Setup of zinc:
## fadd_sub
module fadd_sub(
  input logic        clk_i,
  input logic [31:0] operand_a,
  input logic [31:0] operand_b,
  output logic[31:0] result_o
);
  logic [7:0]  a_exponent, b_exponent;             
  logic [7:0]  result_exponent;
  logic [23:0] a_mantissa, b_mantissa;             
  logic [24:0] result_mantissa;
  logic        a_sign, b_sign, result_sign;        
  logic [23:0] tmp_mantissa;
  logic [7:0]  in_e, out_e;
  logic [24:0] in_m, out_m;
  logic [7:0]  diff;
always_ff@(posedge(clk_i))
begin
  a_sign <= operand_a[31];
  b_sign <= operand_b[31];
  if(operand_a[30:23]==0)
    begin
      a_exponent <= (operand_a[22:0] != 0)? 8'b00000001 : 8'b00000000;
      a_mantissa <= {1'b0,operand_a[22:0]};
    end
  else
    begin
      a_exponent <= operand_a[30:23];
      a_mantissa <= {1'b1,operand_a[22:0]};
    end
  if(operand_b[30:23]==0)
    begin
      b_exponent <= (operand_b[22:0] != 0)? 8'b00000001 : 8'b00000000;
      b_mantissa <= {1'b0,operand_b[22:0]};
    end
  else
    begin
      b_exponent <= operand_b[30:23];
      b_mantissa <= {1'b1,operand_b[22:0]};
    end
end
always_comb
begin
  diff         = 8'd0;
  tmp_mantissa = 24'd0;
  if(a_exponent == b_exponent)
    begin
      result_exponent = a_exponent;
      if(a_sign == b_sign)                                                     
        begin
          result_sign           = a_sign;
          result_mantissa       = a_mantissa + b_mantissa;
        end
      else                                                                    
        begin
          if(a_mantissa > b_mantissa)
            begin
              result_sign     = a_sign;
  ...
Settings: LEC_CHECK=0, ABC_AREA=1, CAP_MARGIN=20, CORE_MARGIN=2, CORE_UTILIZATION=68, CTS_CLUSTER_DIAMETER=222, CTS_CLUSTER_SIZE=96, PLACE_DENSITY=0.37, SETUP_SLACK_MARGIN=-0.29, SLEW_MARGIN=20; clock period 8.32 ns.
run.sh (not shown) runs the stock make flow with config.mk's settings and CLKGATE_MAP_FILE=.
The flow for zinc finished, though final verification flagged setup timing.
diff inputs: zinc => garnet
- removing SETUP_SLACK_MARGIN (formerly -0.29)
- setting MIN_ROUTING_LAYER to met2 for the first time
- removing CTS_CLUSTER_SIZE (formerly 96)
- changing CORE_UTILIZATION from 68 to 40
- changing CORE_MARGIN from 2 to 3
- removing CTS_CLUSTER_DIAMETER (formerly 222)
- removing PLACE_DENSITY (formerly 0.37)
- changing the clock period (ns, I/O delays scaled along) from 8.32 to 12.0
Notes after the runs:
garnet finished every step from synthesis to the final layout, and the layout passed the timing, design-rule and antenna checks.
Relative to zinc, worst hold slack across all endpoints increased by 710 ps in garnet.
Comparing zinc and garnet, the lower total chip power is on garnet.
The final reports for garnet and zinc show required time of the worst setup path higher in the former.
Per the comparison of garnet with zinc, final worst-path setup slack went up by 1220 ps; static leakage power went down by 1.2 nW.
Changes in ember relative to garnet:
- MIN_ROUTING_LAYER: met2 -> unset
- CELL_PAD_IN_SITES_GLOBAL_PLACEMENT: unset -> 1
- CORE_UTILIZATION: 40 -> 43
- CORE_MARGIN: 3 -> 2
- ABC_AREA: 1 -> unset
- Re number of register bits inferred by synthesis: no difference whatsoever between ember and garnet.
- For non-clock buffer total of the final layout, dividing the value from ember by the value from garnet gives 1.17.
- garnet tops out at a higher clock frequency than ember.
- From garnet to ember the numbers moved as follows: sequential fraction of total cell area climbed 0.51 points, combined global-route utilization of all metal layers decreased by 15 points relative to the old numbers.
- Count of mapped cells out of synthesis went down by more than a quarter going from garnet to ember.
- The run showing the greater share of total power in the clock network is ember.
- Summary of ember over garnet: synthesized area has decreased, count of clock buffers in the final design has increased.
Setup changes, ember to willow
- CELL_PAD_IN_SITES_DETAIL_PLACEMENT newly set to 2
- CELL_PAD_IN_SITES_GLOBAL_PLACEMENT changed from 1 to 3
- MAX_ROUTING_LAYER newly set to met4
- CORE_ASPECT_RATIO newly set to 0.54
- CTS_CLUSTER_SIZE newly set to 54
- CORE_MARGIN changed from 2 to 6
- HOLD_SLACK_MARGIN newly set to 0.04
### Flow results
ember -> willow: synthesized chip area reported by yosys delta 0, exact match. willow -> ember: synthesized cell count delta 0, exact match. Per the comparison of willow with ember, die width increased by about 40% relative to the old numbers, placeable core area closely matched the old numbers, die height decreased by about 20% relative to the old numbers, count of pins on the block boundary closely matched the old numbers. Post-synthesis area per instance: willow vs ember — no meaningful difference. Summary: with ember as the reference, number of rows created at floorplan in willow moved down by more than a quarter. Run status, willow: aborted in global placement (3_3_place_gp), error GPL-0301. As far as effective utilization at floorplan is concerned, willow and ember perform about the same. Diff willow..ember | number of different library cells in the post-synthesis netlist | unchanged. Measured against each other, ember and willow differ in die outline area, the lower figure coming from ember.
Here is what was changed in the inputs of harbor compared with willow.
- CELL_PAD_IN_SITES_GLOBAL_PLACEMENT removed (was 3)
- CELL_PAD_IN_SITES_DETAIL_PLACEMENT removed (was 2)
- TNS_END_PERCENT newly set to 15
- PLACE_DENSITY newly set to 0.9
- ABC_AREA newly set to 1
- CTS_CLUSTER_SIZE changed from 54 to 100
- CORE_MARGIN changed from 6 to 7
- HOLD_SLACK_MARGIN removed (was 0.04)
- MAX_ROUTING_LAYER removed (was met4)
- CTS_CLUSTER_DIAMETER newly set to 187
- CORE_ASPECT_RATIO removed (was 0.54)
- CORE_UTILIZATION changed from 43 to 23
Findings:
- harbor: flow completed, timing, DRC and antenna clean
- In harbor, initial core utilization is lower than in willow.
- harbor — AND-OR/OR-AND share of the synthesized area 8.9 points lower, willow as reference
- Vertical extent of the die up 86% in harbor wrt willow
- harbor against willow: number of rows created at floorplan now larger; fraction of synthesized area in multiplexers now smaller; chip width now larger; synthesized-area fraction occupied by adder cells now smaller; floorplan die area now larger.
- Compared with willow, in harbor area of the mapped netlist rose by 780 sq um; floorplan core area rose by 24000 sq um.
Power is estimated from default activity; no workload was simulated.
